## build 38
==> flow/design.v <==
module alu (input signed [31:0] in1, input signed [31:0] in2, input [3:0] opCode, input [4:0] shiftAmt, output signed [31:0] result);
	assign result = opCode == 0 ? in1 + in2 :
			opCode == 1 ? in1 - in2 :
			opCode == 2 ? in1 & in2 :
			opCode == 3 ? in1 | in2 :
			opCode == 4 ? in1 << shiftAmt :
			opCode == 5 ? in1 >> shiftAmt :
			opCode == 6 ? in1 >>> shiftAmt :
			opCode == 7 ? in1 > in2 ? 1 : 0 :
			opCode == 8 ? in1 < in2 ? 1 : 0 : 0;
endmodule
module mux (input selCh, input [31:0] inCh0, input [31:0] inCh1, output [31:0] selData);
	assign selData = selCh == 0 ? inCh0 :
			  selCh == 1 ? inCh1 : 0;
endmodule
module registerFile (input wrEnable, input [4:0] wrReg, input [31:0] wrData, input [4:0] rdReg1, output [31:0] rdData1, input [4:0] rdReg2, output [31:0] rdData2, input clk);
	reg [31:0] regFile [31:0];
	assign rdData1 = regFile[rdReg1];
	assign rdData2 = regFile[rdReg2];
	always @(posedge clk) begin if (wrEnable) begin regFile[wrReg] <= wrData; end end
endmodule
module project (input wrEnable, input [4:0] wrReg, input [4:0] rdReg1, input [4:0] rdReg2, input clk, input [3:0] opCode, input [4:0] shiftAmt, output signed [31:0] result, input selCh, input [31:0] selData);
	wire [31:0] selected;
	wire signed [31:0] rdData1;
	wire signed [31:0] rdData2;
	registerFile regFile1 (wrEnable, wrReg, selected, rdReg1, rdData1, rdReg2, rdData2, clk);
	alu alu1 (rdData1, rdData2, opCode, shiftAmt, result);
	mux m1 (selCh, selData, result, selected);
endmodule
clock: 9.86 ns
lec_check: 0
cap_margin: 40
cell_pad_in_sites_detail_placement: 0
cell_pad_in_sites_global_placement: 2
core_aspect_ratio: 0.98
core_margin: 3
core_utilization: 40
gpl_routability_driven: 1
hold_slack_margin: 0.09
setup_slack_margin: -0.36
slew_margin: 35
tns_end_percent: 90
run.sh (not shown) runs the stock make flow with config.mk's settings and CLKGATE_MAP_FILE=.
Build 38: all stages done; final checks FAILED (negative setup slack).
Changes in build 96 relative to build 38:
==> flow/config.mk <==
export PLATFORM = sky130hd
export DESIGN_NAME = project
export DESIGN_NICKNAME = project
export VERILOG_FILES = /design/flow/design.v
export SDC_FILE = /design/flow/constraint.sdc
export NUM_CORES = 4
export LEC_CHECK = 0
export CAP_MARGIN = 20
export CORE_MARGIN = 2
export CORE_UTILIZATION = 50
export CTS_CLUSTER_SIZE = 57
export SLEW_MARGIN = 20
==> flow/constraint.sdc <==
create_clock -name core_clock -period 5.49 [get_ports {clk}]
set_input_delay 1.0980 -clock core_clock [delete_from_list [all_inputs] [get_ports {clk}]]
set_output_delay 1.0980 -clock core_clock [all_outputs]
set_load 0.01 [all_outputs]
Notes after the runs:
No crash in build 96: every stage finished, but the layout fails its final checks due to negative setup slack.
The detailed-routed wire length on met2 reported for build 96 is greater than that of build 38 by 2.2%.
On build 96: power density over the cells is 120 nW/um^2 higher than what build 38 gave.
Number of nets in the finished design was higher in the run labelled build 96.
Between build 38 and build 96, depth of the worst register-to-register path decreased.
Relative to build 38, critical path depth has decreased by 17% in build 96.
In build 96, the via count of the first global-routing pass came out 11% above the value in build 38.
Higher clock network fraction of design power goes to build 38 over build 96.
Build 96 vs build 38 — first-pass GRT wire length rose 2.6%.
Build 96 against build 38: overall die area shrank by 21%; total wirelength of the detailed-routed design grew by 6.2 mm.
Setup changes, build 96 to build 93
-- flow/config.mk --
<<< build 96, line 8
export CAP_MARGIN = 20
export CORE_MARGIN = 2
export CORE_UTILIZATION = 50
export CTS_CLUSTER_SIZE = 57
export SLEW_MARGIN = 20
>>> build 93, line 8
export CAP_MARGIN = 20
export CORE_MARGIN = 2
export CORE_UTILIZATION = 56
export CTS_CLUSTER_SIZE = 57
export PLACE_DENSITY_LB_ADDON = 0.01
export SETUP_SLACK_MARGIN = 1.62
export SLEW_MARGIN = 20
## What came out
Build 93 -> stages 100% | layout checks FAIL | negative setup slack. Sort build 96 and build 93 by global-route usage, ascending, and build 96 comes first. Summary of build 93 over build 96: tap cell instance count moved down, routed length on met2 now sits lower, share of the clock period used by the worst path neither gained nor lost much. Number of clock buffer instances in the layout in build 93 is 6 higher than in build 96. Diff build 96 -> build 93 | horizontal extent of the die | decrease of 19 um. Going from build 96 to build 93, routed wire length saw a decrease, detailed-route via count saw an increase.
Setup changes, build 93 to build 81
-- flow/config.mk --
<<< build 93, line 8
export CAP_MARGIN = 20
export CORE_MARGIN = 2
export CORE_UTILIZATION = 56
export CTS_CLUSTER_SIZE = 57
export PLACE_DENSITY_LB_ADDON = 0.01
export SETUP_SLACK_MARGIN = 1.62
export SLEW_MARGIN = 20
>>> build 81, line 8
export CAP_MARGIN = 20
export CORE_MARGIN = 2
export CORE_UTILIZATION = 61
export CTS_CLUSTER_SIZE = 39
export PLACE_DENSITY_LB_ADDON = 0.01
export SETUP_SLACK_MARGIN = 1.61
export SLEW_MARGIN = 20
==> results <==
Tool error ODB-0269 stopped build 81 during global routing (5_1_grt); no final results. Relative to build 93, the total half-perimeter wirelength after legalization and detailed placement measured on build 81 has increased by a few percent. Diff build 93 and build 81: core utilization at floorplan higher in build 81. Row count: build 93 and build 81 compared, lower one is build 81. Build 93 → build 81: total clock buffers created by CTS -3.8%; die area saw a decrease; tally of buffers added on design ports level; vertical die dimension shrank by 4.1%; placed cell count lost about 0.8%. Summary of build 81 over build 93: number of gates resized after CTS went down 69, post-CTS setup repair buffer count shows a reduction of 23.
What build 84 does differently from build 81 at the input level:
-- flow/config.mk --
<<< build 81, line 8
export CAP_MARGIN = 20
export CORE_MARGIN = 2
export CORE_UTILIZATION = 61
export CTS_CLUSTER_SIZE = 39
export PLACE_DENSITY_LB_ADDON = 0.01
export SETUP_SLACK_MARGIN = 1.61
export SLEW_MARGIN = 20
>>> build 84, line 8
export CAP_MARGIN = 20
export CORE_MARGIN = 2
export CORE_UTILIZATION = 56
export SETUP_SLACK_MARGIN = 1.61
export SLEW_MARGIN = 20
- The flow completed for build 84, but it is not clean: the layout still shows negative setup slack.
- Re worst setup timing slack at the placement stage: build 81 and build 84 aren't equal, and the higher value belongs to build 84.
- Taking build 81 as the reference, in build 84 die size has increased, TritonCTS buffer count grew by 1.0%.
- From build 81 to build 84 the numbers moved as follows: number of gates given a new drive strength after cts now sits higher, cell count after synthesis now sits at about the same level.
--- input diff build 84..build 50 ---
-- flow/config.mk --
<<< build 84, line 8
export CAP_MARGIN = 20
export CORE_MARGIN = 2
export CORE_UTILIZATION = 56
export SETUP_SLACK_MARGIN = 1.61
export SLEW_MARGIN = 20
>>> build 50, line 8
export CAP_MARGIN = 20
export CORE_MARGIN = 2
export CORE_UTILIZATION = 40
export SLEW_MARGIN = 20
==> flow/constraint.sdc <==
create_clock -name core_clock -period 9.88 [get_ports {clk}]
set_input_delay 1.9760 -clock core_clock [delete_from_list [all_inputs] [get_ports {clk}]]
set_output_delay 1.9760 -clock core_clock [all_outputs]
set_load 0.01 [all_outputs]
Findings:
Every stage of build 50 finished as expected; the final checks, on the other hand, flagged negative setup slack, which means the layout fails. Min share of total power in sequential cells across build 84 and build 50: build 84. Taking build 84 as the reference point, the post-layout period usage of the worst path of build 50 falls by 28 points. Comparing build 84 and build 50, the higher total stage count of the critical path was measured on build 84.

---

== violet ==
Starts from the design.v that is shown in full above.
clock: 3.12 ns
lec_check: 0
cap_margin: 20
cell_pad_in_sites_detail_placement: 0
cell_pad_in_sites_global_placement: 0
core_aspect_ratio: 0.99
core_margin: 2
core_utilization: 72
cts_cluster_size: 40
hold_slack_margin: 0.28
max_routing_layer: met4
min_routing_layer: met1
place_density: 0.65
setup_slack_margin: 0.91
slew_margin: 0
tns_end_percent: 35
Stage in which a tool error killed violet: global routing (5_1_grt).
The following lists how willow was set up differently from violet:
- SLEW_MARGIN now 20, was 0
- MAX_ROUTING_LAYER no longer set, was met4
- SETUP_SLACK_MARGIN no longer set, was 0.91
- CORE_UTILIZATION now 60, was 72
- CELL_PAD_IN_SITES_DETAIL_PLACEMENT no longer set, was 0
- MIN_ROUTING_LAYER no longer set, was met1
- PLACE_DENSITY no longer set, was 0.65
- CELL_PAD_IN_SITES_GLOBAL_PLACEMENT no longer set, was 0
- HOLD_SLACK_MARGIN no longer set, was 0.28
- CTS_CLUSTER_SIZE no longer set, was 40
- TNS_END_PERCENT no longer set, was 35
- CORE_ASPECT_RATIO no longer set, was 0.99
- the clock period (ns, I/O delays scaled along) now 7.54, was 3.12
Results
Delta (willow minus violet): CTS buffer count rose 1; area of the die rose 16000 µm².
Post-CTS setup-driven buffer insertion count, willow vs violet: down by more than a quarter
Diff violet..willow | cell count after synthesis | unchanged
Comparing willow and violet, the lower post-cts sizing count was measured on willow.
Worst-case setup slack after placement ended up 2150 ps higher on willow than on violet.
Cmp willow and violet / initial cell density of the core / lower: willow
willow against violet: area of the core region now sits higher, die boundary height now sits higher.
As for a clean layout from willow and violet, there is none.
In the summary table, violet is marked failed, with error GRT-0116 raised in global routing (5_1_grt).
Modified inputs, sierra compared to willow
- changing CORE_UTILIZATION from 60 to 61
- setting SETUP_SLACK_MARGIN to 1.61 for the first time
- setting TNS_END_PERCENT to 5 for the first time
- setting MAX_ROUTING_LAYER to met4 for the first time
- setting CTS_CLUSTER_SIZE to 50 for the first time
- setting PLACE_DENSITY_LB_ADDON to 0.01 for the first time
- changing the clock period (ns, I/O delays scaled along) from 7.54 to 5.49
Results
Taking willow as the reference, in sierra number of cell rows now smaller; area after synthesis comparable; core region area now smaller; synthesized cell count comparable. Weighted congestion at the end of routability-driven global placement in sierra is 5.2% above willow. sierra did not finish: a tool error stopped it during global routing (5_1_grt). sierra against willow: post-cts repair resize count went up 284; die area went down about 1.6%; overall die width went down 0.81%. As of sierra, chip height had fallen slightly compared to willow. | post-DP HPWL | lower: willow |.
Modified inputs, ember compared to sierra
- MAX_ROUTING_LAYER: met4 -> unset
- TNS_END_PERCENT: 5 -> unset
- CORE_UTILIZATION: 61 -> 58
Notes after the runs:
Nothing crashed in ember and all stages finished; the problem is that the final layout failed, the offending checks being negative setup slack.
Comparing sierra against ember, there is no change at all in number of flops mapped to enable cells by yosys.
Compared with sierra, die outline width in ember increased by a few percent.
Floorplan row count for ember: about 2.7% up relative to sierra
Post-synth net total came out exactly the same in sierra and ember.
Detailed placer's ending HPWL improves in ember relative to sierra.
ember vs. sierra: clock buffer count from CTS went down, instance area at placement went down, area enclosed by the die boundary went up.
Power and IR drop assume default switching activity.
